File: run.sh
#!/bin/bash
# the make line also repeats each setting of config.mk as NAME=value (left out here)
make -C /OpenROAD-flow-scripts/flow DESIGN_CONFIG=/design/flow/config.mk WORK_HOME=/design/flow/orfs CLKGATE_MAP_FILE= finish
File: config.mk
export PLATFORM = sky130hd
export DESIGN_NAME = Basys3_Abacus_Top
export DESIGN_NICKNAME = Basys3_Abacus_Top
export VERILOG_FILES = /design/flow/design.v
export SDC_FILE = /design/flow/constraint.sdc
export NUM_CORES = 4
export LEC_CHECK = 0
export ABC_AREA = 0
export CAP_MARGIN = 20
export CELL_PAD_IN_SITES_DETAIL_PLACEMENT = 1
export CELL_PAD_IN_SITES_GLOBAL_PLACEMENT = 3
export CORE_ASPECT_RATIO = 1.16
export CORE_MARGIN = 4
export CORE_UTILIZATION = 40
export CTS_CLUSTER_SIZE = 72
export GPL_TIMING_DRIVEN = 0
export MIN_ROUTING_LAYER = met2
export PLACE_DENSITY_LB_ADDON = 0.28
export SLEW_MARGIN = 20
export TNS_END_PERCENT = 45
File: constraint.sdc
create_clock -name core_clock -period 9.17 [get_ports {clk}]
set_input_delay 1.8340 -clock core_clock [delete_from_list [all_inputs] [get_ports {clk}]]
set_output_delay 1.8340 -clock core_clock [all_outputs]
set_load 0.01 [all_outputs]
File: design.v
`timescale 1ns / 1ps
module rise_detect(
    input clk,
    input rst,
    input d,
    output rise
);
reg d_q;
always @(posedge clk) begin
    if(rst)
        d_q <= 0;
    else
        d_q <= d;
end
assign rise = d & ~d_q;
endmodule
`timescale 1ns / 1ps
module divider
#(parameter COUNT = 32'd499)
(
	input clk,
    input rst,
    input en,
    output divided_clk
    );
reg [31:0] count;
reg div_temp;
always @(posedge clk) begin
    if(rst) begin
        count <= 0;
        div_temp <= 0;
    end else if(en) begin
        count <= count + 1;
	    if(count == COUNT)
	    begin
	       count <= 0;
	       div_temp <= ~div_temp;
	    end
    end
end 
assign divided_clk = div_temp;
endmodule
`timescale 1ns / 1ps
module eight_bit_counter
#(parameter COUNT = 5)
(
    input wire clk,
    input wire rst,
    input wire tick,
    input wire reset_count,
    output wire rollover,
    output wire [7:0] count_out
);
reg int_rollover;
reg [7:0] int_count;
always @(posedge clk) begin
    if(rst || reset_count) begin
        int_count <= 0;
        int_rollover <= 0;
    end else if(tick) begin
        if(int_count == COUNT) begin
            int_count <= 0;
            int_rollover <= 1;
        end else begin
            int_count <= int_count + 1;
            int_rollover <= 0;
        end
    end 
end
assign rollover = int_rollover;
assign count_out = int_count;
endmodule
`timescale 1ns / 1ps
module bin_to_decimal(
	input [15:0] B,
	output reg [19:0] bcdout
	);
	reg [35:0] z;
	integer i;
always @(*)
  begin
    for(i = 0; i <= 35; i = i+1)
	z[i] = 0;
    z[18:3] = B;  
    repeat(13)
	 begin
	if(z[19:16] > 4)	
		z[19:16] = z[19:16] + 3;
	if(z[23:20] > 4) 	
		z[23:20] = z[23:20] + 3;
	if(z[27:24] > 4) 	
		z[27:24] = z[27:24] + 3;
	if(z[31:28] > 4) 	
		z[31:28] = z[31:28] + 3;
	if(z[35:32] > 4) 	
		z[35:32] = z[35:32] + 3;
	z[35:1] = z[34:0];
    end      
    bcdout = z[35:16]; 
  end         
endmodule
`timescale 1ns / 1ps
module increment_selector(
input selector,
input in_0,
input in_1,
output signal
    );
reg signal_temp;
always @(*) begin
    if(selector) begin
        signal_temp <= in_0;
    end else begin
        signal_temp <= in_1;
    end
end
assign signal = signal_temp;
endmodule
`timescale 1ns / 1ps
module count_time(
input master_clock,
input rst,
input set_time,
input increment_hours,
input increment_minutes,
output [5:0] raw_value_mins,
output [5:0] raw_value_hrs,
output [7:0] hours_bcd,
output [7:0] minutes_bcd,
output [7:0] seconds_bcd
    );
wire minutes_increment;
wire hours_increment;
wire seconds_ticker;
wire minutes_ticker;
wire hours_ticker;
wire [7:0] seconds_raw_value;
wire [7:0] minutes_raw_value;
wire [7:0] hours_raw_value;
wire seconds_tick;
wire minutes_tick;
wire hours_tick;
assign raw_value_hrs = hours_raw_value[5:0];
assign raw_value_mins = minutes_raw_value[5:0];
divider u1(
.clk(master_clock),
.rst(rst),
.en(1'b1),
.divided_clk(seconds_ticker)
);
rise_detect u1_edge(
.clk(master_clock),
.rst(rst),
.d(seconds_ticker),
.rise(seconds_tick)
);
eight_bit_counter #(.COUNT(59)) u2 (
.clk(master_clock),
.rst(rst),
.tick(seconds_tick),
.reset_count(1'b0),
.rollover(minutes_ticker),
.count_out(seconds_raw_value[7:0])
);
increment_selector u3(
.selector(set_time),
.in_0(increment_minutes),
.in_1(minutes_ticker),
.signal(minutes_increment)
);
rise_detect u3_edge(
.clk(master_clock),
.rst(rst),
.d(minutes_increment),
.rise(minutes_tick)
);
eight_bit_counter #(.COUNT(59)) u4 (
.clk(master_clock),
.rst(rst),
.tick(minutes_tick),
.reset_count(1'b0),
.count_out(minutes_raw_value[7:0]),
.rollover(hours_ticker)
);
increment_selector u5(
.selector(set_time),
.in_0(increment_hours),
.in_1(hours_ticker),
.signal(hours_increment)
);
rise_detect u5_edge(
.clk(master_clock),
.rst(rst),
.d(hours_increment),
.rise(hours_tick)
);
eight_bit_counter #(.COUNT(23)) u6 (
.clk(master_clock),
.rst(rst),
.tick(hours_tick),
.reset_count(1'b0),
.rollover(),
.count_out(hours_raw_value)
);
bin_to_decimal u7(
.B(seconds_raw_value[7:0]),
.bcdout(seconds_bcd)
);
bin_to_decimal u8(
.B(minutes_raw_value[7:0]),
.bcdout(minutes_bcd)
);
bin_to_decimal u9(
.B(hours_raw_value[7:0]),
.bcdout(hours_bcd)
);
endmodule
`timescale 1ns / 1ps
module debounce_button(
input clk,
input rst,
input debounce_in,
output debounce_out
    );
wire q_temp1;
wire q_temp2;
wire q_temp3;
wire q_temp3_bar;
wire slow_clk;
wire slow_tick;
assign q_temp3_bar = ~q_temp3;
assign debounce_out = q_temp3_bar & q_temp2;
d_flipflop u1(
.clk(clk),
.rst(rst),
.en(slow_tick),
.D(debounce_in),
.Q(q_temp1)
);
d_flipflop u2(
.clk(clk),
.rst(rst),
.en(slow_tick),
.D(q_temp1),
.Q(q_temp2)
);
d_flipflop u3(
.clk(clk),
.rst(rst),
.en(slow_tick),
.D(q_temp2),
.Q(q_temp3)
);
divider #(.COUNT(32'd15)) u4(
.clk(clk),
.rst(rst),
.en(1'b1),
.divided_clk(slow_clk)
);
rise_detect u4_edge(
.clk(clk),
.rst(rst),
.d(slow_clk),
.rise(slow_tick)
);
endmodule
module d_flipflop(
input clk,
input rst,
input en,
input D,
output reg Q
);
always @(posedge clk)begin
    if(rst)
        Q <= 0;
    else if(en)
        Q <= D;
end
endmodule
`timescale 1ns / 1ps
module set_time(
input master_clk,
input rst,
input change_selection,
input increment_selection,
output reg set_minutes,
output reg set_hours
    );
reg previous_change_selection_state;
reg previous_increment_selection_state;
reg mode;
always @(posedge master_clk) begin
    if(rst) begin
        mode <= 0;
        previous_change_selection_state <= 0;
    end else if(change_selection && !previous_change_selection_state) begin
        mode <= ~mode;
        previous_change_selection_state <= 1;
    end else if (!change_selection && previous_change_selection_state) begin
        mode <= mode;
        previous_change_selection_state <= 0;
    end else begin
        mode <= mode;
        previous_change_selection_state <= previous_change_selection_state;
    end
end
always @(posedge master_clk) begin
    if(rst) begin
        set_minutes <= 0;
        set_hours <= 0;
        previous_increment_selection_state <= 0;
    end else if(increment_selection && (!previous_increment_selection_state)) begin
        if(mode) begin
             set_minutes <= 1;
             set_hours <= 0;         
        end else begin
             set_minutes <= 0;
             set_hours <= 1;   
        end
        previous_increment_selection_state <= 1;
    end else if(!increment_selection && previous_increment_selection_state) begin
        set_minutes <= 0;
        set_hours <= 0; 
        previous_increment_selection_state <= 0;
    end else begin
        set_minutes <= 0;
        set_hours <= 0; 
        previous_increment_selection_state <= previous_increment_selection_state;
    end    
end    
endmodule
`timescale 1ns / 1ps
module stopwatch(
input master_clock,
input rst,
input enable,
input trigger,
input reset,
output [7:0] seconds_bcd,
output [7:0] milliseconds_bcd
    );
reg master_clock_mux;
reg trigger_enable;
reg previous_state;
wire milliseconds_tick;
wire seconds_tick;
wire milliseconds_ticker;
wire seconds_ticker;
wire [7:0] milliseconds_raw_value;
wire [7:0] seconds_raw_value;
always @(posedge master_clock) begin
    if(rst) begin
        trigger_enable <= 0;
        previous_state <= 0;
    end else if(trigger && !previous_state) begin
        trigger_enable <= ~trigger_enable;
        previous_state <= 1;
    end else if (!trigger && previous_state) begin
        trigger_enable <= trigger_enable;
        previous_state <= 0;
    end else begin
        trigger_enable <= trigger_enable;
        previous_state <= previous_state;
    end
end
always @(*) begin
    if(enable && trigger_enable) begin
        master_clock_mux = 1'b1;
    end
    else begin
        master_clock_mux = 1'b0;
    end
end
divider #(.COUNT(32'd4)) u1(
.clk(master_clock),
.rst(rst),
.en(master_clock_mux),
.divided_clk(milliseconds_ticker)
);
rise_detect u1_edge(
.clk(master_clock),
.rst(rst),
.d(milliseconds_ticker),
.rise(milliseconds_tick)
);
eight_bit_counter #(.COUNT(99)) u2 (
.clk(master_clock),
.rst(rst),
.tick(milliseconds_tick),
.reset_count(reset),
.count_out(milliseconds_raw_value[7:0]),
.rollover(seconds_ticker)
);
rise_detect u2_edge(
.clk(master_clock),
.rst(rst),
.d(seconds_ticker),
.rise(seconds_tick)
);
eight_bit_counter #(.COUNT(99)) u3 (
.clk(master_clock),
.rst(rst),
.tick(seconds_tick),
.rollover(),
.reset_count(reset),
.count_out(seconds_raw_value[7:0])
);
bin_to_decimal u4(
.B(milliseconds_raw_value[7:0]),
.bcdout(milliseconds_bcd)
);
bin_to_decimal u5(
.B(seconds_raw_value[7:0]),
.bcdout(seconds_bcd)
);
endmodule
`timescale 1ns / 1ps
module alarm(
input [5:0] alarm_mins,
input [5:0] alarm_hours,
input [5:0] mins_value,
input [5:0] hours_value,
output reg [15:0] flash
    );
always @(*) begin
    if((mins_value == alarm_mins) && (hours_value == alarm_hours)) begin
        flash <= 16'b1111111111111111;
    end else begin
        flash <= 0;
    end
end    
endmodule
`timescale 1ns / 1ps
module converter(
input [1:0] converter_input,
output reg [3:0] converter_output
    );
always @(*) begin
    case(converter_input)
        2'b00 : converter_output <= 4'b0001;
        2'b01 : converter_output <= 4'b0010;
        2'b10 : converter_output <= 4'b0100;
        default : converter_output <= 4'b1000;
    endcase
end   
endmodule
`timescale 1ns / 1ps
module mux
(
input selector,
input [15:0] group0,
input [15:0] group1,
output [15:0] group_out
);
reg [15:0] group_temp;    
assign group_out[15:0] = group_temp[15:0];  
always @(*) begin
    if(selector == 0) begin
        group_temp[15:0] <= group0[15:0];
    end
    else begin
        group_temp[15:0] <= group1[15:0];
    end
end    
endmodule
`timescale 1ns / 1ps
module display_demux(
input [1:0] mode,
input [15:0] clock_module_bcd,
input [15:0] stop_watch_bcd,
input [15:0] set_alarm_bcd,
output reg [15:0] output_bcd
);
always @(*) begin
    case(mode)
        2'b00 : output_bcd <= clock_module_bcd;
        2'b01 : output_bcd <= stop_watch_bcd;
        2'b10 : output_bcd <= clock_module_bcd;
        default : output_bcd <= set_alarm_bcd;
    endcase
end
endmodule
`timescale 1ns / 1ps
module seg7decimal(
	 input [15:0] x,
    input clk,
    input rst,
    input clr,
    output reg [6:0] a_to_g,
    output reg [3:0] an,
    output wire dp 
	 );
wire [1:0] s;	 
reg [3:0] digit;
wire [3:0] aen;
reg [3:0] clkdiv;
assign dp = 1;
assign s = clkdiv[3:2];
assign aen = 4'b1111;  
always @(posedge clk) 
	if (rst) digit <= 4'd0; else
	case(s)
	0:digit <= x[3:0];  
	1:digit <= x[7:4];  
	2:digit <= x[11:8];  
	3:digit <= x[15:12];  
	default:digit <= x[3:0];
	endcase
	always @(*)
case(digit)
0:a_to_g = 7'b1000000; 
1:a_to_g = 7'b1111001; 
2:a_to_g = 7'b0100100; 
3:a_to_g = 7'b0110000; 
4:a_to_g = 7'b0011001; 
5:a_to_g = 7'b0010010; 
6:a_to_g = 7'b0000010; 
7:a_to_g = 7'b1111000; 
8:a_to_g = 7'b0000000; 
9:a_to_g = 7'b0010000; 
'hA:a_to_g = 7'b0111111;  
'hB:a_to_g = 7'b1111111;  
'hC:a_to_g = 7'b1110111;
default: a_to_g = 7'b0000000;  
endcase
always @(*)begin
an=4'b1111;
if(aen[s] == 1)
an[s] = 0;
end
always @(posedge clk) begin
if ( clr == 1 || rst == 1)
clkdiv <= 0;
else
clkdiv <= clkdiv+1;
end
endmodule
`timescale 1ns / 1ps
 module Basys3_Abacus_Top(
	 input clk,
	 input rst,
    input btnC,
    input btnR,
    input btnU,
    input [15:0] sw,
     output [6:0] seg,
     output dp,
     output [3:0] an,
     output [15:0] led
 );
wire[15:0] seven_seg_input;
wire[15:0] clock_module_mux_output;
wire[15:0] joiner;
wire [7:0] hours_bcd;
wire [7:0] minutes_bcd;
wire [7:0] seconds_bcd;
wire [7:0] stopwatch_ms_bcd;
wire [7:0] stopwatch_s_bcd;
wire clock_mode;
wire stop_watch_mode;
wire set_time_mode;
wire set_alarm_mode;
wire set_time_inc_mins;
wire set_time_inc_hours;
wire [5:0] raw_value_mins;
wire [5:0] raw_value_hrs;
wire btnC_debounced;
wire btnU_debounced;
wire btnR_debounced;
debounce_button u_btnc(
.clk(clk),
.rst(rst),
.debounce_in(btnC),
.debounce_out(btnC_debounced)
);
debounce_button u_btnu(
.clk(clk),
.rst(rst),
.debounce_in(btnU),
.debounce_out(btnU_debounced)
);
debounce_button u_btnR(
.clk(clk),
.rst(rst),
.debounce_in(btnR),
.debounce_out(btnR_debounced)
);
converter u_mode(
.converter_input({sw[1],sw[0]}),
.converter_output({set_alarm_mode, set_time_mode, stop_watch_mode, clock_mode})
);
alarm u_alarm(
.alarm_mins(sw[9:4]),
.alarm_hours(sw[15:10]),
.mins_value(raw_value_mins),
.hours_value(raw_value_hrs),
.flash(led)
);
count_time u1(
.master_clock(clk),
.rst(rst),
.set_time(set_time_mode),
.increment_hours(set_time_inc_hours),
.increment_minutes(set_time_inc_mins),
.raw_value_mins(raw_value_mins),
.raw_value_hrs(raw_value_hrs),
.hours_bcd(hours_bcd),
.minutes_bcd(minutes_bcd),
.seconds_bcd(seconds_bcd)
);
mux u2(
.selector(btnC),
.group0({hours_bcd[7:0], minutes_bcd[7:0]}),
.group1(seconds_bcd[7:0]),
.group_out(clock_module_mux_output[15:0])
);
stopwatch u3
(
.master_clock(clk),
.rst(rst),
.enable(stop_watch_mode),
.trigger(btnC_debounced),
.reset(btnR_debounced),
.seconds_bcd(stopwatch_s_bcd),
.milliseconds_bcd(stopwatch_ms_bcd)
);
set_time u_set_time(
.master_clk(clk),
.rst(rst),
.change_selection(btnR_debounced),
.increment_selection(btnU_debounced),
.set_minutes(set_time_inc_mins),
.set_hours(set_time_inc_hours)
    );
display_demux u_display_demux(
.mode({sw[1],sw[0]}),
.clock_module_bcd(clock_module_mux_output),
.stop_watch_bcd({stopwatch_s_bcd, stopwatch_ms_bcd}),
.set_alarm_bcd(16'd0),
.output_bcd(seven_seg_input)
);
seg7decimal u5 (
.x(seven_seg_input[15:0]),
.clk(clk),
.rst(rst),
.clr(1'b0),
.a_to_g(seg),
.an(an),
.dp(dp)
);
endmodule
==> results of run 1 <==
routing by layer:
| layer | global-route usage | vias to the layer above | wire length (µm) |
|---|---|---|---|
| met1 | - | 7306 | 0 |
| met2 | 0.4143 | 5450 | 26610 |
| met5 | 0.04139 | - | 196 |
| li1 | - | 7304 | - |
| met4 | 0.04106 | 8 | 2869 |
| met3 | 0.4076 | 427 | 18230 |
metrics by stage:
step,setup slack (ps),utilization,area (µm²)
global placement,2640,0.4355,17170
detailed placement,2497,0.4358,17180
finish,2371,0.4607,18160
CTS,2463,0.4603,18150
global route,1868,0.4606,18160
floorplan,3484,-,16090
layout make-up:
type	count	area (µm²)
Buffer	109	489.2
Sequential cell	243	4865
Antenna cell	2	5.005
Fill cell	4904	21260
Inverter	79	296.5
Clock buffer	42	834.6
Clock inverter	12	131.4
Multi-Input combinational cell	1606	10450
Tap cell	520	650.6
Timing Repair Buffer	45	442.9
==> GITHUB_STEP_SUMMARY, run 1 <==
### Metrics collected by this job

| Metric | Value |
|---|---|
| Largest net degree at the start of global routing | 17 |
| Global Route Usage Sum | 0.3168 |
| Synthesis area per yosys | 0.01609 mm² |
| Clock sink count | 243 |
| Ys flops | 243 |
| Main power group | the clock network |
| Initial DRC Count | 2,606 |
| Post-route clock period utilization | 0.7414 |
| Final non-filler cell total | 2,658 |
| Worst endpoint required time | 9630 ps |
| DIE HEIGHT | 224.0 µm |
| WS Path Type | flip-flop to flip-flop |
| Run status | no timing/DRC/antenna violations |
| TritonCTS buffer count | 29 |
| Comb area leader | simple AND/OR/NAND/NOR gates |
| Leakage | 6.695 nW |
| Cell chosen for the clock root | clkbuf_16 |
| Nets at Floorplan | 2,139 |
| Clk network pwr share | 0.508 |
| Relative slew slack | 0.3572 |
| Cell family with most CP delay | simple AND/OR/NAND/NOR gates |
| Critical Path End Type | flip-flop |
| Synth Cell Area | 0.01609 mm² |
| ANT nets after route | 0 |
| Die Area | 0.04351 mm² |
| P_comb | 0.0000820 W |
| Pwr/cell area | 128.9 mW/mm² |
| Unique cell types | 101 |
| Final setup TNS | 0 ps |
| AND/OR/NAND/NOR Cells, Area Fraction | 0.2767 |
| RSZ-0062 raised after global routing | no |
| Maximum VDD drop | 116.9 µV |
| TritonCTS clock tree | done |
| Critical Path Stages | 30 |
| Synth top cell by count | nor2_1 |
| GPL Wtd Cong | 0.9159 |
| FP Rows | 78 |
| Top cells, area | dfxtp_1 30%, nor2_1 7.4%, ha_1 6.3%, xor2_1 6.1%, xnor2_1 5.4% |
| Top cells by count | 318 x nor2_1, 243 x dfxtp_1, 134 x nand2_1, 112 x xor2_1, 100 x xnor2_1 |
| H-tree lvl count | 1 |
| Synth-to-Final Area Change | 12.89% |
| R2r setup slk | 2370 ps |
| Worst Setup EP | seg[4] |
| Net Sw Power | 0.0005580 W |
| Port bufs | 43 |
| CP Launch Type | flip-flop |
| Largest stage delay on the critical path | 530 ps |
| Crit path from | u3.u2.int_count[5] |
| Adder-Cell Fraction of Synth Area | 0.06299 |
| Slew @ Worst Pin | 956.0 ps |
| Max_cap viols | 0 |
| WL final | 47,910 µm |
| Vias per inst | 7.711 |
| Remaining DRCs | 0 |
| Seq pwr share | 0.457 |
| Tool warnings | 76 |
| Worst hold slack | 428.4 ps |
| Worst Skew | 18.71 ps |
| Initial Utilization | 0.4081 |
| Initial antenna violation count | 0 |
| Fmax | 147.1 MHz |
| WL/cell | 18.02 µm |
| Sw frac | 0.2384 |
| Max Slew Vio Count | 0 |
| Syn_area_per_cell | 7.899 µm² |
| Number of gates resized after cts | 0 |
| Ao+oa area frac | 0.1577 |
| Postcts setup bufs | 0 |
| Fin nets | 2,215 |
| DR vias | 20,500 |
| Hold Path End | u5.clkdiv[0] |
| Critical R2R Capture | seg[4] |
| Yosys synthesis warning count | 28 |
| Cells in synth_stat.txt | 2,037 |
| Tot Pwr | 0.002341 W |
| Combinational fraction of design power | 0.035 |
| Max Root-Sink Buffers | 3 |
| Dpl cells | 2,601 |
| Hold path start | u5.clkdiv[0] |
| Reg-to-Reg Start | u3.u2.int_count[5] |
| Worst hold path class | flip-flop to flip-flop |
| Arrival @ worst endpoint | 7260 ps |
| R2R cell count | 30 |
| DR pass1 iterations | 9 |
| Internal Power | 0.001783 W |
| Max-area cell share | 0.3023 |
| Crit path max fanout | 8 |
| DIE WIDTH | 194.2 µm |
| Vias in the first global route | 22,640 |
| Ports | 49 |
| Seq pwr | 0.00107 W |
| EDFF count, synth | 0 |
| Post-Syn Instances | 2,037 |
| Cts hold-fix bufs | 0 |
| CP most frequent cell | ha_1 |
| Post-layout min period | 6799 ps |
| Synth Seq Share | 0.3023 |
| Hold Violations, Final | 0 |
| Core footprint | 0.03943 mm² |
| Clock Pin Slew Worst Setup and Hold Paths | 70 ps |
| Commonest flop | dfxtp_1 |
| Mux share | 0.02900 |
| Asr flop ratio synth | 0 |
| XOR/XNOR Area Share | 0.1222 |
| Final setup fails | 0 |
| WHS Path Cells | 1 |
| Crit path max-delay cell type | or4_1 |
| Clock network power | 0.00119 W |
| DP HPWL | 34,960 µm |
| Skew-Pair Late Insertion Delay | 590 ps |
| Buffers & Inverters on Critical Path | 4 |
| First-pass GRT wire length | 77,860 µm |
| Grt ovf | 0 |
| Cell type with the largest total area | dfxtp_1 |
==> run 2: changes to the inputs <==
ABC_AREA = 1   (was 0)
CELL_PAD_IN_SITES_DETAIL_PLACEMENT = default   (was 1)
CELL_PAD_IN_SITES_GLOBAL_PLACEMENT = 1   (was 3)
CORE_ASPECT_RATIO = default   (was 1.16)
MIN_ROUTING_LAYER = default   (was met2)
PLACE_DENSITY_LB_ADDON = default   (was 0.28)
SETUP_SLACK_MARGIN = -0.6   (was default)
SLEW_MARGIN = 35   (was 20)
TNS_END_PERCENT = 35   (was 45)
clock period = 10.0 ns   (was 9.17 ns; I/O delays follow)
==> run 2 against run 1 <==
Sequential share of layout area is 0.78 points higher. Critical path depth is 23 lower. Non-clock buffer count is 72 lower. Still clean. Largest power group unchanged. Sequential cell count stayed put. Critical path type is now input port to output pin.
==> GITHUB_STEP_SUMMARY, run 2 <==
### Metrics collected by this job

| Metric | Value |
|---|---|
| Fin nets | 2,441 |
| Synth-to-Final Area Change | 14.86% |
| DR pass1 iterations | 5 |
| Worst Setup EP | led[12] |
| Top cells, area | dfxtp_1 32%, nand2_1 12%, inv_1 9.0%, ha_1 6.6%, nand3_1 5.7% |
| CP Launch Type | input port |
| Worst endpoint required time | 8000 ps |
| Clock network power | 0.00127 W |
| Post-layout min period | 6317 ps |
| Grt ovf | 0 |
| Core footprint | 0.03776 mm² |
| Global Route Usage Sum | 0.1651 |
| P_comb | 0.0000866 W |
| Internal Power | 0.001849 W |
| Worst Skew | 39.50 ps |
| Fmax | 158.3 MHz |
| Port bufs | 44 |
| XOR/XNOR Area Share | 0.04112 |
| Crit path max fanout | 16 |
| WS Path Type | input port to output pin |
| Fillers | 3,935 |
| Combinational fraction of design power | 0.037 |
| Wl on met1 | 16,750 µm |
| Relative slew slack | 0.4866 |
| Pwr/cell area | 132.7 mW/mm² |
| Reg-to-Reg Start | u3.u2.int_count[5] |
| Top routing layer used | met5 |
| EDFF count, synth | 0 |
| Clock Pin Slew Worst Setup and Hold Paths | 50 ps |
| Seq pwr | 0.000982 W |
| R2r setup slk | 4830 ps |
| TritonCTS buffer count | 30 |
| Cell chosen for the clock root | clkbuf_16 |
| Net Sw Power | 0.0004927 W |
| Met3 wire len | 946 µm |
| Max Root-Sink Buffers | 3 |
| Cts hold-fix bufs | 0 |
| WL/cell | 11.84 µm |
| DP HPWL | 26,460 µm |
| Synth Cell Area | 0.01537 mm² |
| Ys flops | 243 |
| DIE HEIGHT | 204.0 µm |
| Top cells by count | 491 x nand2_1, 367 x inv_1, 243 x dfxtp_1, 207 x nor2_1, 174 x nand3_1 |
| Worst hold path class | flip-flop to flip-flop |
| Unique cell types | 58 |
| Arrival @ worst endpoint | 4320 ps |
| Main power group | the clock network |
| Number of gates resized after cts | 0 |
| Hold Violations, Final | 0 |
| Postcts setup bufs | 0 |
| DR vias | 13,630 |
| Met2 wire length | 15,630 µm |
| Crit path max-delay cell type | clkdlybuf4s50_1 |
| Hold path start | u5.clkdiv[0] |
| Crit-path cells | clkdlybuf4s50_1 -> xor2_1 -> nor4_1 -> nand3_1 -> nor2_2 -> buf_4 -> clkdlybuf4s50_1 |
| WHS Path Cells | 1 |
| Post-Syn Instances | 2,263 |
| Max-area cell share | 0.3166 |
| Comb area leader | simple AND/OR/NAND/NOR gates |
| Cell family with most CP delay | buffers and inverters |
| Largest net degree at the start of global routing | 18 |
| H-tree lvl count | 1 |
| Ao+oa area frac | 0.09021 |
| Commonest flop | dfxtp_1 |
| Max Slew Vio Count | 0 |
| Cells in synth_stat.txt | 2,263 |
| RSZ-0062 raised after global routing | no |
| Slew @ Worst Pin | 770.1 ps |
| Critical Path End Type | output pin |
| Syn_area_per_cell | 6.791 µm² |
| First-pass GRT wire length | 59,750 µm |
| Yosys synthesis warning count | 28 |
| Nets at Floorplan | 2,365 |
| Die Area | 0.04162 mm² |
| WL final | 33,990 µm |
| Crit path from | sw[11] |
| Critical R2R Capture | seg[5] |
| Critical Path Stages | 7 |
| TritonCTS clock tree | done |
| Leakage | 7.925 nW |
| GPL Wtd Cong | 0.7865 |
| Max_cap viols | 0 |
| Initial DRC Count | 417 |
| Vias per inst | 4.747 |
| ANT nets after route | 0 |
| Seq pwr share | 0.419 |
| Mux share | 0.001303 |
| Tot Pwr | 0.002342 W |
| Maximum VDD drop | 156.5 µV |
| Skew-Pair Late Insertion Delay | 590 ps |
| Final setup fails | 0 |
| Tool warnings | 78 |
| Remaining DRCs | 0 |
| Vias in the first global route | 13,060 |
| Cell type with the largest total area | dfxtp_1 |
| Asr flop ratio synth | 0 |
| Clock sink count | 243 |
| Adder-Cell Fraction of Synth Area | 0.06595 |
| Final setup TNS | 0 ps |
| Synth top cell by count | nand2_1 |
| Clk network pwr share | 0.544 |
| Initial Utilization | 0.4070 |
| Run status | no timing/DRC/antenna violations |
| AND/OR/NAND/NOR Cells, Area Fraction | 0.3741 |
| Synth Seq Share | 0.3166 |
| Buffers & Inverters on Critical Path | 3 |
| Largest stage delay on the critical path | 530 ps |
| Worst hold slack | 436.6 ps |
| R2R cell count | 29 |
| CP most frequent cell | clkdlybuf4s50_1 |
| FP Rows | 71 |
| Synthesis area per yosys | 0.01537 mm² |
| Initial antenna violation count | 1 |
| DIE WIDTH | 204.0 µm |
| Post-route clock period utilization | 0.6317 |
| Antenna cells | 0 |
| Sw frac | 0.2104 |
| Hold Path End | u5.clkdiv[0] |
| Ports | 49 |
run 2: layer usage:
| layer | up-vias | track usage |
|---|---|---|
| met2 | 98 | 0.2881 |
| met3 | 41 | 0.02475 |
| li1 | 7456 | - |
| met1 | 6036 | 0.2185 |
| met4 | 2 | 0.03278 |
| met5 | - | 0 |
run 2: through the flow:
step	utilization	worst slack (ps)	cells	area, µm²
after floorplan	-	4638	2263	15370
after global placement	0.4356	3362	2818	16450
after detailed placement	0.4358	3347	2818	16450
after CTS	0.4674	3331	2872	17650
after global routing	0.4675	3486	2872	17650
final	0.4675	3683	2872	17650
run 2: layout make-up:
type                       instances  area [µm²]  area share
clock inverter                    15       329.1     0.01864
timing repair buffer              44       440.4     0.02495
inverter                         394        1484     0.08407
sequential                       243        4865      0.2756
multi-input combinational       1588        8815      0.4994
clock buffer                      39       864.6     0.04898
tap                              511       639.4     0.03622
buffer                            38       214.0     0.01212
==> run 3: changes to the inputs <==
CELL_PAD_IN_SITES_GLOBAL_PLACEMENT = default   (was 1)
CORE_MARGIN = 2   (was 4)
CORE_UTILIZATION = 72   (was 40)
CTS_CLUSTER_DIAMETER = 394   (was default)
CTS_CLUSTER_SIZE = default   (was 72)
GPL_TIMING_DRIVEN = default   (was 0)
PLACE_DENSITY = 0.42   (was default)
SETUP_SLACK_MARGIN = default   (was -0.6)
SLEW_MARGIN = 20   (was 35)
TNS_END_PERCENT = default   (was 35)
clock period = 3.88 ns   (was 10.0 ns; I/O delays follow)
==> run 3 against run 2 <==
Now fails the layout checks on negative setup slack. Cell count down 6.0%. Die size down 46%. Clock skew down 30 ps.
==> GITHUB_STEP_SUMMARY, run 3 <==
### Metrics collected by this job

| Metric | Value |
|---|---|
| Cts hold-fix bufs | 0 |
| Ys flops | 243 |
| Ports | 49 |
| Critical Path End Type | flip-flop |
| GPL Wtd Cong | 0.8913 |
| Slew @ Worst Pin | 973.5 ps |
| Antenna cells | 0 |
| WS Path Type | flip-flop to flip-flop |
| Arrival @ worst endpoint | 4850 ps |
| Clock network power | 0.00228 W |
| Syn_area_per_cell | 6.791 µm² |
| Reg-to-Reg Start | u3.u2.int_count[5] |
| Remaining DRCs | 0 |
| XOR/XNOR Area Share | 0.04112 |
| Crit path max-delay cell type | dfxtp_4 |
| Yosys synthesis warning count | 28 |
| TritonCTS clock tree | done |
| Vias in the first global route | 14,380 |
| First-pass GRT wire length | 60,510 µm |
| H-tree lvl count | 1 |
| Adder-Cell Fraction of Synth Area | 0.06595 |
| Sw frac | 0.2217 |
| Critical R2R Capture | seg[5] |
| Hold path start | u1.u1.count[0] |
| WHS Path Cells | 1 |
| Max Slew Vio Count | 0 |
| Run status | complete, but fails checks |
| FP Rows | 53 |
| Cells in synth_stat.txt | 2,263 |
| DIE WIDTH | 150.1 µm |
| Die Area | 0.02253 mm² |
| Largest stage delay on the critical path | 350 ps |
| Cell chosen for the clock root | clkbuf_16 |
| CP Launch Type | flip-flop |
| Mux share | 0.001303 |
| Worst Setup EP | seg[5] |
| Leakage | 8.177 nW |
| Cell family with most CP delay | simple AND/OR/NAND/NOR gates |
| P_comb | 0.000244 W |
| Cell type with the largest total area | dfxtp_1 |
| Initial DRC Count | 1,084 |
| Clk network pwr share | 0.451 |
| TritonCTS buffer count | 26 |
| WL/cell | 13.67 µm |
| DR vias | 15,220 |
| Dpl cells | 2,636 |
| Main power group | registers |
| DIE HEIGHT | 150.1 µm |
| Placement Cell Area | 0.01677 mm² |
| Crit path max fanout | 4 |
| Worst hold path class | flip-flop to flip-flop |
| Clock Pin Slew Worst Setup and Hold Paths | 60 ps |
| Hold Violations, Final | 0 |
| Hold Path End | u1.u1.count[0] |
| Clock sink count | 243 |
| Post-route clock period utilization | 1.142 |
| R2r setup slk | -550 ps |
| RSZ-0062 raised after global routing | yes |
| Max-area cell share | 0.3166 |
| Combinational fraction of design power | 0.048 |
| Commonest flop | dfxtp_1 |
| WL final | 36,900 µm |
| Global Route Usage Sum | 0.3131 |
| Ao+oa area frac | 0.09021 |
| Skew-Pair Late Insertion Delay | 520 ps |
| Largest net degree at the start of global routing | 27 |
| Initial Utilization | 0.7333 |
| Seq pwr share | 0.501 |
| Internal Power | 0.003936 W |
| Final instance area | 0.01792 mm² |
| Worst setup margin | -552.5 ps |
| SO Viols | negative setup slack |
| Worst Skew | 9.529 ps |
| Relative slew slack | 0.3425 |
| Post-layout min period | 4432 ps |
| Net Sw Power | 0.001121 W |
| Top cells by count | 491 x nand2_1, 367 x inv_1, 243 x dfxtp_1, 207 x nor2_1, 174 x nand3_1 |
| Asr flop ratio synth | 0 |
| Fin nets | 2,513 |
| Max_cap viols | 0 |
| Final non-filler cell total | 2,700 |
| DP HPWL | 25,430 µm |
| Grt ovf | 0 |
| Vias per inst | 5.638 |
| Worst endpoint required time | 4300 ps |
| Synth-to-Final Area Change | 16.59% |
| AND/OR/NAND/NOR Cells, Area Fraction | 0.3741 |
| Max Root-Sink Buffers | 3 |
| DR pass1 iterations | 6 |
| Nets at Floorplan | 2,365 |
| Synthesis area per yosys | 0.01537 mm² |
| Synth Cell Area | 0.01537 mm² |
| Unique cell types | 58 |
| Tool warnings | 81 |
| EDFF count, synth | 0 |
| Core footprint | 0.02096 mm² |
| Seq pwr | 0.00253 W |
| Synth Seq Share | 0.3166 |
| Critical Path Stages | 34 |
| Top cells, area | dfxtp_1 32%, nand2_1 12%, inv_1 9.0%, ha_1 6.6%, nand3_1 5.7% |
| Comb area leader | simple AND/OR/NAND/NOR gates |
| Port bufs | 45 |
| Pwr/cell area | 282.2 mW/mm² |
| CP most frequent cell | nand2_1 |
| Maximum VDD drop | 398.2 µV |
| Final setup fails | 7 |
| R2R cell count | 34 |
| Place WS | -352.5 ps |
| Tot Pwr | 0.005057 W |
| Crit path from | u3.u2.int_count[5] |
| Initial antenna violation count | 0 |
| Buffers & Inverters on Critical Path | 7 |
| Post-Syn Instances | 2,263 |
| Synth top cell by count | nand2_1 |
| ANT nets after route | 0 |
| Fmax | 225.6 MHz |
-- run 3: repair_timing --
| item | CTS | global route |
|---|---|---|
| gates cloned | 1 | 0 |
| pin swaps | 21 | 28 |
| resized | 11 | 36 |
| buffers inserted | 13 | 8 |
| setup endpoints to repair | 7 | 23 |
-- run 3: cell type report --
| type | instances | area, µm² |
|---|---|---|
| Sequential cell | 243 | 4870 |
| Timing Repair Buffer | 157 | 1304 |
| Multi-Input combinational cell | 1589 | 9130 |
| Tap cell | 275 | 344.1 |
| Inverter | 394 | 1496 |
| Clock inverter | 5 | 30.03 |
| Fill cell | 1297 | 3038 |
| Clock buffer | 37 | 743.2 |
-- run 3: through the flow --
stage          hold WS (ps)  TNS (ps)    util
6_report              449.2     -3412  0.8550
5_1_grt               477.3     -5040  0.8550
4_1_cts               446.8     -1970  0.8448
3_5_place_dp          438.4     -2344  0.8004
3_3_place_gp          412.4     -1514  0.8004
2_1_floorplan         402.1     -1162       -
-- run 3: layer usage --
layer,up-vias,share of wire,GRT usage
met5,-,0,0
met3,95,0.046,0.03758
met4,0,0.033,0.1146
met1,7103,0.42,0.3624
met2,427,0.51,0.5895
li1,7598,-,-
==> run 4: changes to the inputs <==
ABC_AREA = default   (was 1)
CORE_UTILIZATION = 68   (was 72)
CTS_CLUSTER_DIAMETER = default   (was 394)
CTS_CLUSTER_SIZE = 87   (was default)
PLACE_DENSITY = default   (was 0.42)
clock period = 10.0 ns   (was 3.88 ns; I/O delays follow)
==> run 4 against run 3 <==
The run now finishes clean. Clock-buffer cell count unchanged. Non-clock buffer count down 107. Maximum frequency down 32%. Critical path depth down 5. Sequential cell count unchanged. Synthesized cell count down 10%. Core utilization down 11 points. Clock skew up 2.8 ps. Combinational power down 74%. Global-route usage down 2.8 points. Clock power down 58%. Cell count down 13%. Critical endpoint unchanged. Largest power group unchanged.
==> GITHUB_STEP_SUMMARY, run 4 <==
### Metrics collected by this job

| Metric | Value |
|---|---|
| Cell type with the largest total area | dfxtp_1 |
| Met3 wire len | 1699 µm |
| Vias per inst | 6.148 |
| Hold Path End | u5.clkdiv[0] |
| Worst Setup EP | seg[5] |
| Final setup fails | 0 |
| Cell family with most CP delay | simple AND/OR/NAND/NOR gates |
| Max Root-Sink Buffers | 3 |
| Final setup TNS | 0 ps |
| Unique cell types | 101 |
| Crit path max fanout | 8 |
| Leakage | 6.434 nW |
| Remaining DRCs | 0 |
| Critical Path End Type | flip-flop |
| Yosys synthesis warning count | 28 |
| Port bufs | 45 |
| Post-Syn Instances | 2,037 |
| DR pass1 iterations | 5 |
| Vias in the first global route | 13,150 |
| Antenna cells | 0 |
| Clock Pin Slew Worst Setup and Hold Paths | 60 ps |
| Syn_area_per_cell | 7.899 µm² |
| CP most frequent cell | ha_1 |
| Met2 wire length | 16,770 µm |
| Commonest flop | dfxtp_1 |
| Arrival @ worst endpoint | 6950 ps |
| WHS Path Cells | 1 |
| Initial DRC Count | 1,231 |
| Seq pwr share | 0.488 |
| Reg-to-Reg Start | u3.u2.int_count[5] |
| Clock network power | 0.000967 W |
| Seq pwr | 0.000981 W |
| DIE WIDTH | 157.8 µm |
| RSZ-0062 raised after global routing | no |
| Hold path start | u5.clkdiv[0] |
| Synth Seq Share | 0.3023 |
| Cells in synth_stat.txt | 2,037 |
| Number of gates resized after cts | 0 |
| Slew @ Worst Pin | 1124 ps |
| Combinational fraction of design power | 0.032 |
| DIE HEIGHT | 157.8 µm |
| Synth-to-Final Area Change | 7.822% |
| First-pass GRT wire length | 60,600 µm |
| R2R cell count | 29 |
| EDFF count, synth | 0 |
| Top cells, area | dfxtp_1 30%, nor2_1 7.4%, ha_1 6.3%, xor2_1 6.1%, xnor2_1 5.4% |
| Adder-Cell Fraction of Synth Area | 0.06299 |
| Largest stage delay on the critical path | 510 ps |
| Die Area | 0.02491 mm² |
| WL final | 35,720 µm |
| Ys flops | 243 |
| Ao+oa area frac | 0.1577 |
| Max Slew Vio Count | 0 |
| Critical R2R Capture | seg[5] |
| Tot Pwr | 0.002012 W |
| Worst hold path class | flip-flop to flip-flop |
| Synth top cell by count | nor2_1 |
| Place WS | 3606 ps |
| Post-route clock period utilization | 0.6525 |
| Largest net degree at the start of global routing | 60 |
| Global Route Usage Sum | 0.2848 |
| Cts hold-fix bufs | 0 |
| Fmax | 153.2 MHz |
| Skew-Pair Late Insertion Delay | 550 ps |
| Top cells by count | 318 x nor2_1, 243 x dfxtp_1, 134 x nand2_1, 112 x xor2_1, 100 x xnor2_1 |
| Crit path from | u3.u2.int_count[5] |
| Asr flop ratio synth | 0 |
| Postcts setup bufs | 0 |
| Fin nets | 2,109 |
| DR vias | 14,420 |
| Clk network pwr share | 0.481 |
| Net Sw Power | 0.0004451 W |
| H-tree lvl count | 1 |
| Clock sink count | 243 |
| P_comb | 0.0000641 W |
| Final Util | 0.7436 |
| Worst Skew | 12.33 ps |
| XOR/XNOR Area Share | 0.1222 |
| Cell chosen for the clock root | clkbuf_16 |
| Internal Power | 0.001567 W |
| Buffers & Inverters on Critical Path | 3 |
| ANT nets after route | 0 |
| AND/OR/NAND/NOR Cells, Area Fraction | 0.2767 |
| TritonCTS clock tree | done |
| Top routing layer used | met4 |
| Synth Cell Area | 0.01609 mm² |
| Run status | no timing/DRC/antenna violations |
| Initial Utilization | 0.6896 |
| DP HPWL | 25,170 µm |
| CP Launch Type | flip-flop |
| Synthesis area per yosys | 0.01609 mm² |
| Sw frac | 0.2212 |
| WL/cell | 15.23 µm |
| R2r setup slk | 3470 ps |
| Grt ovf | 0 |
| Maximum VDD drop | 161.1 µV |
| Crit path max-delay cell type | or4_1 |
| Wl on met1 | 16,260 µm |
| Relative slew slack | 0.2449 |
| GPL Wtd Cong | 0.8891 |
| Pwr/cell area | 116.0 mW/mm² |
| Mux share | 0.02900 |
| WS Path Type | flip-flop to flip-flop |
| Fillers | 1,834 |
| Worst setup margin | 3475 ps |
| Worst endpoint required time | 10,430 ps |
| Ports | 49 |
| Max_cap viols | 0 |
| Critical Path Stages | 29 |
| Initial antenna violation count | 0 |
| TritonCTS buffer count | 27 |
| Hold Violations, Final | 0 |
| Core footprint | 0.02333 mm² |
| Post-layout min period | 6525 ps |
| Max-area cell share | 0.3023 |
| Tool warnings | 78 |
| Nets at Floorplan | 2,139 |
| Main power group | registers |
| FP Rows | 56 |
| Worst hold slack | 429.3 ps |
| Comb area leader | simple AND/OR/NAND/NOR gates |
## run 4: layout make-up
cell class | count | area, µm² | share of cell area
sequential | 243 | 4865 | 0.2804
clock buffer | 37 | 733.2 | 0.04226
inverter | 79 | 296.5 | 0.01709
timing repair buffer | 50 | 483.0 | 0.02784
clock inverter | 11 | 126.4 | 0.007284
tap | 319 | 399.1 | 0.02301
multi-input combinational | 1606 | 10450 | 0.6021
## run 4: metrics by stage
step	area, µm²	instances
3_3_place_gp	16480	2297
6_report	17350	2345
3_5_place_dp	16480	2297
2_1_floorplan	16090	2037
5_1_grt	17350	2345
4_1_cts	17340	2345
## run 4: per-layer routing
layer | GRT usage | vias up
met4 | 0.09134 | 0
met3 | 0.02929 | 86
met1 | 0.3822 | 6766
li1 | - | 7180
met5 | 0 | -
met2 | 0.4816 | 385
==> run 5: changes to the inputs <==
ABC_AREA = 1   (was default)
CORE_UTILIZATION = 72   (was 68)
CTS_CLUSTER_DIAMETER = 29   (was default)
CTS_CLUSTER_SIZE = 34   (was 87)
PLACE_DENSITY_LB_ADDON = 0.26   (was default)
SETUP_SLACK_MARGIN = 0.86   (was default)
SLEW_MARGIN = 40   (was 20)
clock period = 4.77 ns   (was 10.0 ns; I/O delays follow)
==> run 5 against run 4 <==
Now fails the layout checks on negative setup slack. Non-clock buffer count grew 39. Maximum frequency grew 32%. Worst hold slack gained 3.7 ps. Routed wire length grew 17%. Clock-buffer cell count grew 28. Design area grew 6.4%. Sequential cell count is the same. Area after synthesis shrank 4.5%. Core utilization grew 14 points. Register-to-register slack lost 3700 ps. Sequential share of layout area shrank 1.6 points. Via count grew 9.3%. Critical path type unchanged.
==> GITHUB_STEP_SUMMARY, run 5 <==
### Metrics collected by this job

| Metric | Value |
|---|---|
| Run status | complete, but fails checks |
| SO Viols | negative setup slack |
| Critical R2R Capture | seg[5] |
| Global Route Usage Sum | 0.3454 |
| Nets at Floorplan | 2,365 |
| Max_cap viols | 0 |
| Post-route clock period utilization | 1.038 |
| Comb area leader | simple AND/OR/NAND/NOR gates |
| Syn_area_per_cell | 6.791 µm² |
| XOR/XNOR Area Share | 0.04112 |
| ANT nets after route | 0 |
| Worst setup margin | -181.1 ps |
| Net Sw Power | 0.001327 W |
| Port bufs | 45 |
| Cell chosen for the clock root | clkbuf_16 |
| Initial Utilization | 0.7333 |
| Synth-to-Final Area Change | 20.09% |
| Synth top cell by count | nand2_1 |
| Clk network pwr share | 0.606 |
| Yosys synthesis warning count | 28 |
| Critical Path Stages | 34 |
| Ports | 49 |
| Die Area | 0.02253 mm² |
| Top cells, area | dfxtp_1 32%, nand2_1 12%, inv_1 9.0%, ha_1 6.6%, nand3_1 5.7% |
| H-tree lvl count | 2 |
| Crit path max fanout | 5 |
| Clock sink count | 243 |
| Worst hold slack | 433.0 ps |
| Fin nets | 2,468 |
| Critical Path End Type | flip-flop |
| Vias in the first global route | 14,990 |
| Final non-filler cell total | 2,682 |
| Synth Seq Share | 0.3166 |
| GPL Wtd Cong | 0.9168 |
| Antenna cells | 0 |
| Max Slew Vio Count | 0 |
| Clock network power | 0.00349 W |
| Max Root-Sink Buffers | 3 |
| Largest net degree at the start of global routing | 28 |
| Worst endpoint required time | 5200 ps |
| Ao+oa area frac | 0.09021 |
| First-pass GRT wire length | 65,510 µm |
| Initial DRC Count | 1,211 |
| Asr flop ratio synth | 0 |
| Cells in synth_stat.txt | 2,263 |
| Hold path start | u5.clkdiv[0] |
| R2r setup slk | -180 ps |
| RSZ-0062 raised after global routing | yes |
| FP Rows | 53 |
| Slew @ Worst Pin | 920.4 ps |
| Crit path from | u3.u2.int_count[6] |
| TritonCTS clock tree | done |
| Ys flops | 243 |
| Skew-Pair Late Insertion Delay | 550 ps |
| WS Path Type | flip-flop to flip-flop |
| DR vias | 15,750 |
| Cell family with most CP delay | simple AND/OR/NAND/NOR gates |
| Synthesis area per yosys | 0.01537 mm² |
| Adder-Cell Fraction of Synth Area | 0.06595 |
| Worst hold path class | flip-flop to flip-flop |
| R2R cell count | 34 |
| Pwr/cell area | 311.9 mW/mm² |
| AND/OR/NAND/NOR Cells, Area Fraction | 0.3741 |
| Tool warnings | 79 |
| CP Launch Type | flip-flop |
| Clock Pin Slew Worst Setup and Hold Paths | 50 ps |
| Remaining DRCs | 0 |
| Mux share | 0.001303 |
| Unique cell types | 58 |
| Commonest flop | dfxtp_1 |
| EDFF count, synth | 0 |
| Worst Skew | 14.14 ps |
| Fmax | 202.0 MHz |
| Hold Violations, Final | 0 |
| Grt ovf | 0 |
| WHS Path Cells | 1 |
| Seq pwr | 0.00207 W |
| Sw frac | 0.2305 |
| Crit path max-delay cell type | xor2_2 |
| Buffers & Inverters on Critical Path | 7 |
| TritonCTS buffer count | 50 |
| Synth Cell Area | 0.01537 mm² |
| Main power group | the clock network |
| Leakage | 8.353 nW |
| Post-layout min period | 4951 ps |
| Core footprint | 0.02096 mm² |
| Hold Path End | u5.clkdiv[0] |
| Seq pwr share | 0.359 |
| Vias per inst | 5.873 |
| Combinational fraction of design power | 0.035 |
| Reg-to-Reg Start | u3.u2.int_count[6] |
| Worst Setup EP | seg[5] |
| Final Util | 0.8806 |
| DIE HEIGHT | 150.1 µm |
| DR pass1 iterations | 7 |
| DIE WIDTH | 150.1 µm |
| WL final | 41,950 µm |
| Initial antenna violation count | 0 |
| Final setup fails | 7 |
| Top cells by count | 491 x nand2_1, 367 x inv_1, 243 x dfxtp_1, 207 x nor2_1, 174 x nand3_1 |
| Internal Power | 0.004429 W |
| Maximum VDD drop | 482.0 µV |
| WL/cell | 15.64 µm |
| P_comb | 0.000203 W |
| Cell type with the largest total area | dfxtp_1 |
| DP HPWL | 24,420 µm |
| Arrival @ worst endpoint | 5380 ps |
| Max-area cell share | 0.3166 |
| Dpl cells | 2,551 |
| Relative slew slack | 0.3864 |
| Post-Syn Instances | 2,263 |
| Largest stage delay on the critical path | 420 ps |
-- run 5: final cells by class --
class	count	area [µm²]
timing repair buffer	89	768.2
sequential	243	4883
multi-input combinational	1588	9251
clock buffer	65	1359
inverter	394	1496
tap	275	344.1
fill	1113	2501
clock inverter	28	351.6
-- run 5: layer usage --
layer  vias to the layer above  track usage  wire, µm
li1                       7522            -         -
met1                      7229       0.3702     15630
met2                       785       0.6306     20880
met3                       216      0.06758      3210
met4                         0       0.1995      2226
met5                         -            0         0
-- run 5: per-stage QoR --
| stage | worst slack (ps) | power (W) | setup TNS [ps] | cell area (µm²) |
|---|---|---|---|---|
| after floorplan | 723.1 | 0.002214 | 0 | 15510 |
| after global placement | 449.5 | 0.002273 | 0 | 16130 |
| after detailed placement | 300.2 | 0.002280 | 0 | 16150 |
| after CTS | 446.8 | 0.005749 | 0 | 18140 |
| after global routing | -576.8 | 0.005897 | -3799 | 18450 |
| final | -181.1 | 0.005756 | -891.4 | 18450 |
-- run 5: repair_timing --
| item | CTS | global route |
|---|---|---|
| hold buffers | 0 | 0 |
| setup endpoints to repair | 23 | 7 |
| gates resized | 48 | 59 |
| setup buffers | 22 | 16 |
| pin swaps | 22 | 21 |
==> run 6: changes to the inputs <==
CAP_MARGIN = 15   (was 20)
CORE_ASPECT_RATIO = 0.81   (was default)
CORE_UTILIZATION = 55   (was 72)
CTS_CLUSTER_DIAMETER = default   (was 29)
CTS_CLUSTER_SIZE = 31   (was 34)
MAX_ROUTING_LAYER = met5   (was default)
MIN_ROUTING_LAYER = met2   (was default)
PLACE_DENSITY_LB_ADDON = default   (was 0.26)
SETUP_SLACK_MARGIN = 0.31   (was 0.86)
SLEW_MARGIN = 20   (was 40)
clock period = 5.5 ns   (was 4.77 ns; I/O delays follow)
==> run 6 against run 5 <==
Fails layout checks on design-rule violations. Clock-buffer cell count down 29. Highest routed layer is now met5. Clock skew rose by 5.2 ps. Global-route usage decreased by 1.8 points. Routed wire length decreased by 22%.
==> GITHUB_STEP_SUMMARY, run 6 <==
### Metrics collected by this job

| Metric | Value |
|---|---|
| Post-layout min period | 4934 ps |
| Fmax | 202.7 MHz |
| Initial Utilization | 0.5541 |
| Synthesis area per yosys | 0.01537 mm² |
| CP Launch Type | flip-flop |
| Post-route clock period utilization | 0.8971 |
| XOR/XNOR Area Share | 0.04112 |
| H-tree lvl count | 1 |
| Hold path start | u5.clkdiv[0] |
| Net Sw Power | 0.0008565 W |
| Clock sink count | 243 |
| Asr flop ratio synth | 0 |
| Grt ovf | 0 |
| WL final | 32,730 µm |
| P_comb | 0.000152 W |
| Worst endpoint required time | 5950 ps |
| TritonCTS clock tree | done |
| Core footprint | 0.02773 mm² |
| Commonest flop | dfxtp_1 |
| Comb area leader | simple AND/OR/NAND/NOR gates |
| Nets at Floorplan | 2,365 |
| R2r setup slk | 570 ps |
| Seq pwr | 0.00179 W |
| Critical R2R Capture | seg[3] |
| Slew @ Worst Pin | 994.0 ps |
| DIE WIDTH | 189.7 µm |
| Main power group | the clock network |
| Clock Pin Slew Worst Setup and Hold Paths | 60 ps |
| SO Viols | design-rule violations |
| Internal Power | 0.002879 W |
| DIE HEIGHT | 154.4 µm |
| Relative slew slack | 0.3357 |
| Yosys synthesis warning count | 28 |
| Ys flops | 243 |
| Sw frac | 0.2293 |
| Skew-Pair Late Insertion Delay | 570 ps |
| Pwr/cell area | 219.4 mW/mm² |
| Synth Cell Area | 0.01537 mm² |
| TritonCTS buffer count | 27 |
| Initial DRC Count | 2,570 |
| WL/cell | 12.16 µm |
| Crit path max fanout | 5 |
| Maximum VDD drop | 273.4 µV |
| Final setup TNS | 0 ps |
| Ports | 49 |
| Cell family with most CP delay | adder cells |
| Hold Violations, Final | 0 |
| Tool warnings | 78 |
| Syn_area_per_cell | 6.791 µm² |
| Buffers & Inverters on Critical Path | 5 |
| DR vias | 19,460 |
| DP HPWL | 23,640 µm |
| RSZ-0062 raised after global routing | no |
| Port bufs | 45 |
| Worst Setup EP | seg[3] |
| Leakage | 7.680 nW |
| Worst setup margin | 566.0 ps |
| Critical Path Stages | 32 |
| Worst hold path class | flip-flop to flip-flop |
| Cells in synth_stat.txt | 2,263 |
| Synth Seq Share | 0.3166 |
| Unique cell types | 58 |
| Post-Syn Instances | 2,263 |
| ANT nets after route | 0 |
| Max Root-Sink Buffers | 3 |
| Max-area cell share | 0.3166 |
| Crit path from | u3.u2.int_count[5] |
| Worst Skew | 19.38 ps |
| Hold Path End | u5.clkdiv[0] |
| Final setup fails | 0 |
| GPL Wtd Cong | 0.8553 |
| Max Slew Vio Count | 0 |
| Fin nets | 2,407 |
| AND/OR/NAND/NOR Cells, Area Fraction | 0.3741 |
| Max_cap viols | 0 |
| DR pass1 iterations | 50 |
| Cell type with the largest total area | dfxtp_1 |
| Synth-to-Final Area Change | 10.77% |
| Cell chosen for the clock root | clkbuf_16 |
| Die Area | 0.02930 mm² |
| Adder-Cell Fraction of Synth Area | 0.06595 |
| Seq pwr share | 0.478 |
| Initial antenna violation count | 0 |
| Crit path max-delay cell type | dfxtp_2 |
| EDFF count, synth | 0 |
| FP Rows | 55 |
| Place WS | 441.3 ps |
| R2R cell count | 32 |
| Largest stage delay on the critical path | 350 ps |
| Clk network pwr share | 0.481 |
| WS Path Type | flip-flop to flip-flop |
| Reg-to-Reg Start | u3.u2.int_count[5] |
| Worst hold slack | 441.9 ps |
| WHS Path Cells | 1 |
| Run status | complete, but fails checks |
| Ao+oa area frac | 0.09021 |
| Mux share | 0.001303 |
| Critical Path End Type | flip-flop |
| Vias per inst | 7.232 |
| Top cells, area | dfxtp_1 32%, nand2_1 12%, inv_1 9.0%, ha_1 6.6%, nand3_1 5.7% |
| Vias in the first global route | 19,170 |
| Arrival @ worst endpoint | 5380 ps |
| Synth top cell by count | nand2_1 |
| Combinational fraction of design power | 0.041 |
| Clock network power | 0.00180 W |
| Global Route Usage Sum | 0.3270 |
| Top cells by count | 491 x nand2_1, 367 x inv_1, 243 x dfxtp_1, 207 x nor2_1, 174 x nand3_1 |
| CP most frequent cell | ha_1 |
| First-pass GRT wire length | 54,330 µm |
| Largest net degree at the start of global routing | 31 |
| Remaining DRCs | 4 |
## run 6: area by class of cell
class,instances,area (µm²)
antenna,1,2.502
clock buffer,36,749.5
clock inverter,8,101.3
fill,2593,10710
inverter,394,1484
multi-input combinational,1588,8865
sequential,243,4867
tap,370,462.9
timing repair buffer,51,490.5
## run 6: metrics by stage
step | instances | power [W] | utilization | area, µm²
6_report | 2691 | 0.003735 | 0.6138 | 17020
5_1_grt | 2690 | 0.003869 | 0.6137 | 17020
4_1_cts | 2689 | 0.003755 | 0.6112 | 16950
3_5_place_dp | 2645 | 0.001975 | 0.5805 | 16100
3_3_place_gp | 2645 | 0.001973 | 0.5805 | 16100
2_1_floorplan | 2263 | 0.001918 | - | 15370
## run 6: metal layers
| metal | part of all wire | track usage | vias to the layer above |
|---|---|---|---|
| met5 | 0.00079 | 0.04515 | - |
| met4 | 0.054 | 0.04393 | 2 |
| met3 | 0.43 | 0.4997 | 346 |
| met2 | 0.52 | 0.3574 | 4475 |
| met1 | 0 | - | 7321 |
| li1 | - | - | 7316 |
## run 6: repair_timing
item / in CTS / in global routing
setup endpoints to repair: 0 / 7
gates resized: 0 / 17
hold buffers: 0 / 0
buffers inserted: 0 / 1
endpoints found under the hold margin: 0 / 0
==> run 7: changes to the inputs <==
CAP_MARGIN = 0   (was 15)
CORE_ASPECT_RATIO = 0.89   (was 0.81)
CORE_UTILIZATION = 72   (was 55)
CTS_CLUSTER_DIAMETER = 54   (was default)
CTS_CLUSTER_SIZE = 72   (was 31)
HOLD_SLACK_MARGIN = -0.04   (was default)
MAX_ROUTING_LAYER = met4   (was met5)
MIN_ROUTING_LAYER = default   (was met2)
PLACE_DENSITY_LB_ADDON = 0.05   (was default)
SETUP_SLACK_MARGIN = 1.1   (was 0.31)
SLEW_MARGIN = 35   (was 20)
clock period = 3.86 ns   (was 5.5 ns; I/O delays follow)
==> run 7 against run 6 <==
Fails layout checks on negative setup slack. Routed wire length grew 53%. Design area grew 14%. Setup slack lost 1300 ps. Combinational power grew 78%. Non-clock buffer count increased by 211. Sequential share of layout area is 3.4 points lower. Die size is 23% lower. Via count is 11% lower. Power grew 36%. Register-to-register slack worse by 1300 ps. Critical endpoint unchanged.
==> GITHUB_STEP_SUMMARY, run 7 <==
### Metrics collected by this job

| Metric | Value |
|---|---|
| Pwr/cell area | 260.9 mW/mm² |
| Max Root-Sink Buffers | 3 |
| Slew @ Worst Pin | 853.7 ps |
| WL/cell | 17.76 µm |
| Synthesis area per yosys | 0.01537 mm² |
| Max-area cell share | 0.3166 |
| Largest net degree at the start of global routing | 31 |
| Vias in the first global route | 14,900 |
| Cell type with the largest total area | dfxtp_1 |
| TritonCTS clock tree | done |
| Hold Path End | u_btnu.u4.count[0] |
| Sw frac | 0.2668 |
| Arrival @ worst endpoint | 5040 ps |
| Clock network power | 0.00225 W |
| Core footprint | 0.02102 mm² |
| Clock Pin Slew Worst Setup and Hold Paths | 80 ps |
| Commonest flop | dfxtp_1 |
| Leakage | 8.978 nW |
| Initial Utilization | 0.7311 |
| H-tree lvl count | 1 |
| Critical R2R Capture | seg[3] |
| SO Viols | negative setup slack |
| Tool warnings | 79 |
| Seq pwr | 0.00255 W |
| R2R cell count | 31 |
| WS Path Type | flip-flop to flip-flop |
| Relative slew slack | 0.4228 |
| AND/OR/NAND/NOR Cells, Area Fraction | 0.3741 |
| Place WS | -407.8 ps |
| Initial DRC Count | 1,899 |
| EDFF count, synth | 0 |
| DR pass1 iterations | 9 |
| Cell family with most CP delay | adder cells |
| Comb area leader | simple AND/OR/NAND/NOR gates |
| RSZ-0062 raised after global routing | yes |
| Cells in synth_stat.txt | 2,263 |
| Unique cell types | 58 |
| Die Area | 0.02253 mm² |
| Post-Syn Instances | 2,263 |
| Post-route clock period utilization | 1.187 |
| Worst Skew | 41.42 ps |
| GPL Wtd Cong | 0.8865 |
| Buffers & Inverters on Critical Path | 7 |
| Synth-to-Final Area Change | 26.41% |
| DP HPWL | 25,000 µm |
| Maximum VDD drop | 382.0 µV |
| Syn_area_per_cell | 6.791 µm² |
| Grt ovf | 0 |
| Nets at Floorplan | 2,365 |
| Internal Power | 0.003716 W |
| Top cells by count | 491 x nand2_1, 367 x inv_1, 243 x dfxtp_1, 207 x nor2_1, 174 x nand3_1 |
| Main power group | registers |
| WL final | 49,950 µm |
| CP Launch Type | flip-flop |
| Fin nets | 2,612 |
| DIE HEIGHT | 141.8 µm |
| Mux share | 0.001303 |
| Global Route Usage Sum | 0.3430 |
| Placement Cell Area | 0.01678 mm² |
| Synth top cell by count | nand2_1 |
| Synth Seq Share | 0.3166 |
| Net Sw Power | 0.001352 W |
| Ys flops | 243 |
| Reg-to-Reg Start | u3.u2.int_count[6] |
| Crit path max fanout | 4 |
| XOR/XNOR Area Share | 0.04112 |
| Cts hold-fix bufs | 0 |
| Worst hold path class | flip-flop to flip-flop |
| TritonCTS buffer count | 21 |
| Worst endpoint required time | 4320 ps |
| Crit path max-delay cell type | o21ai_0 |
| FP Rows | 50 |
| P_comb | 0.000270 W |
| Ao+oa area frac | 0.09021 |
| Remaining DRCs | 0 |
| Final instance area | 0.01943 mm² |
| Asr flop ratio synth | 0 |
| Max_cap viols | 0 |
| Ports | 49 |
| Skew-Pair Late Insertion Delay | 540 ps |
| Vias per inst | 6.171 |
| Port bufs | 45 |
| Clock sink count | 243 |
| Synth Cell Area | 0.01537 mm² |
| Hold path start | u_btnu.u4.count[0] |
| Initial antenna violation count | 2 |
| DR vias | 17,360 |
| First-pass GRT wire length | 65,160 µm |
| Max Slew Vio Count | 0 |
| Critical Path End Type | flip-flop |
| Clk network pwr share | 0.444 |
| R2r setup slk | -720 ps |
| Largest stage delay on the critical path | 480 ps |
| Seq pwr share | 0.502 |
| Post-layout min period | 4582 ps |
| Hold Violations, Final | 0 |
| Final Util | 0.9242 |
| Combinational fraction of design power | 0.053 |
| DIE WIDTH | 158.9 µm |
| Worst Setup EP | seg[3] |
| Worst setup margin | -722.2 ps |
| Run status | complete, but fails checks |
| Crit path from | u3.u2.int_count[6] |
| Fmax | 218.2 MHz |
| Cell chosen for the clock root | clkbuf_16 |
| Yosys synthesis warning count | 28 |
| Adder-Cell Fraction of Synth Area | 0.06595 |
| Critical Path Stages | 31 |
| Top cells, area | dfxtp_1 32%, nand2_1 12%, inv_1 9.0%, ha_1 6.6%, nand3_1 5.7% |
| Final setup fails | 7 |
| ANT nets after route | 0 |
| WHS Path Cells | 1 |
## run 7: what timing repair did
| item | CTS | global route |
|---|---|---|
| endpoints found under the hold margin | 0 | 0 |
| endpoints found under the setup margin | 49 | 64 |
| resized | 200 | 173 |
| buffers inserted | 71 | 57 |
| pin swaps | 66 | 79 |
## run 7: final cells by class
type	count	area, µm²
Antenna cell	2	5.005
Clock buffer	22	529.3
Clock inverter	16	173.9
Fill cell	810	1594
Inverter	394	1511
Multi-Input combinational cell	1588	9727
Sequential cell	243	4901
Tap cell	286	357.8
Timing Repair Buffer	262	2221
## run 7: metrics by stage
stage	hold slack (ps)	instances	setup TNS, ps	total power (W)
3_5_place_dp	426.2	2645	-2596	0.002822
6_report	435.2	2813	-4744	0.005068
2_1_floorplan	402.1	2263	-1302	0.002736
4_1_cts	443.6	2754	-2231	0.004984
3_3_place_gp	413.5	2645	-1678	0.002813
5_1_grt	439.8	2813	-6410	0.005156
## run 7: layer usage
| layer | routed length [µm] | vias up | track usage |
|---|---|---|---|
| li1 | - | 7814 | - |
| met1 | 18360 | 7949 | 0.4015 |
| met2 | 24270 | 1212 | 0.6120 |
| met3 | 4219 | 385 | 0.04706 |
| met4 | 3102 | 0 | 0.1148 |
| met5 | 0 | - | - |
==> run 8: changes to the inputs <==
CAP_MARGIN = 20   (was 0)
CORE_ASPECT_RATIO = default   (was 0.89)
CTS_CLUSTER_DIAMETER = default   (was 54)
CTS_CLUSTER_SIZE = 15   (was 72)
HOLD_SLACK_MARGIN = default   (was -0.04)
MAX_ROUTING_LAYER = default   (was met4)
PLACE_DENSITY_LB_ADDON = 0.27   (was 0.05)
SETUP_SLACK_MARGIN = default   (was 1.1)
SLEW_MARGIN = 20   (was 35)
clock period = 5.25 ns   (was 3.86 ns; I/O delays follow)
==> run 8 against run 7 <==
Worst hold slack better by 14 ps. Register-to-register slack improved by 1100 ps. Clock power shrank 11%. Power shrank 20%. Clock skew fell by 32 ps. Maximum frequency shrank 6.7%. Global-route usage fell by 4.9 points. Sequential power down 27%. Clock-buffer cell count grew 8. Critical path depth is the same. The run now finishes clean.
==> GITHUB_STEP_SUMMARY, run 8 <==
### Metrics collected by this job

| Metric | Value |
|---|---|
| Ports | 49 |
| TritonCTS clock tree | done |
| AND/OR/NAND/NOR Cells, Area Fraction | 0.3741 |
| Fin nets | 2,409 |
| Vias in the first global route | 13,530 |
| Combinational fraction of design power | 0.039 |
| WS Path Type | flip-flop to flip-flop |
| TritonCTS buffer count | 27 |
| Max-area cell share | 0.3166 |
| Seq pwr | 0.00187 W |
| Run status | no timing/DRC/antenna violations |
| DIE WIDTH | 150.1 µm |
| Synth top cell by count | nand2_1 |
| Initial Utilization | 0.7333 |
| Largest stage delay on the critical path | 350 ps |
| Sw frac | 0.2247 |
| Cell family with most CP delay | adder cells |
| CP most frequent cell | ha_1 |
| Post-Syn Instances | 2,263 |
| Leakage | 7.722 nW |
| Initial DRC Count | 769 |
| Comb area leader | simple AND/OR/NAND/NOR gates |
| Core footprint | 0.02096 mm² |
| Synthesis area per yosys | 0.01537 mm² |
| Net Sw Power | 0.0009080 W |
| Hold Path End | u5.clkdiv[0] |
| Arrival @ worst endpoint | 5360 ps |
| DP HPWL | 23,730 µm |
| Critical Path Stages | 31 |
| Worst Skew | 9.849 ps |
| DR vias | 14,460 |
| Pwr/cell area | 237.8 mW/mm² |
| Synth Cell Area | 0.01537 mm² |
| DIE HEIGHT | 150.1 µm |
| R2r setup slk | 340 ps |
| Placement Cell Area | 0.01599 mm² |
| Ao+oa area frac | 0.09021 |
| Worst endpoint required time | 5700 ps |
| Worst Setup EP | seg[3] |
| ANT nets after route | 0 |
| Ys flops | 243 |
| DR pass1 iterations | 5 |
| Syn_area_per_cell | 6.791 µm² |
| Final instance area | 0.01699 mm² |
| WL final | 33,510 µm |
| Mux share | 0.001303 |
| XOR/XNOR Area Share | 0.04112 |
| FP Rows | 53 |
| Buffers & Inverters on Critical Path | 4 |
| Grt ovf | 0 |
| First-pass GRT wire length | 56,860 µm |
| Cell chosen for the clock root | clkbuf_16 |
| Final setup fails | 0 |
| Hold path start | u5.clkdiv[0] |
| Nets at Floorplan | 2,365 |
| EDFF count, synth | 0 |
| P_comb | 0.000156 W |
| Global Route Usage Sum | 0.2939 |
| Antenna cells | 0 |
| Critical R2R Capture | seg[3] |
| Cts hold-fix bufs | 0 |
| Max_cap viols | 0 |
| Hold Violations, Final | 0 |
| Die Area | 0.02253 mm² |
| Fillers | 1,444 |
| Seq pwr share | 0.463 |
| Skew-Pair Late Insertion Delay | 550 ps |
| WL/cell | 12.88 µm |
| Crit path max fanout | 5 |
| Internal Power | 0.003133 W |
| Unique cell types | 58 |
run 8: what timing repair did:
item                                    4_1_cts  5_1_grt
setup buffers                                 0        2
endpoints found under the setup margin        0        7
gates resized                                 0       11
run 8: metal layers:
metal | wire length, µm | track usage | vias to the layer above | part of all wire
met2 | 16700 | 0.5411 | 320 | 0.50
met4 | 975 | 0.1071 | 0 | 0.029
met5 | 0 | 0 | - | 0
li1 | - | - | 7391 | -
met1 | 14510 | 0.3503 | 6654 | 0.43
met3 | 1327 | 0.03545 | 94 | 0.040
run 8: layout make-up:
class,count,area [µm²],share of cell area
clock buffer,30,696.9,0.04101
clock inverter,18,245.2,0.01443
inverter,394,1484,0.08732
multi-input combinational,1588,8848,0.5207
sequential,243,4865,0.2863
tap,275,344.1,0.02025
timing repair buffer,53,510.5,0.03004
run 8: per-stage QoR:
stage,TNS [ps],setup WS (ps),utilization,instances
finish,0,338.6,0.8110,2601
global placement,0,505.7,0.7632,2551
floorplan,0,725.8,-,2263
detailed placement,0,199.2,0.7632,2551
CTS,0,109.1,0.8082,2599
global route,-72.98,-40.00,0.8110,2601
Power is estimated from default activity; no workload was simulated.
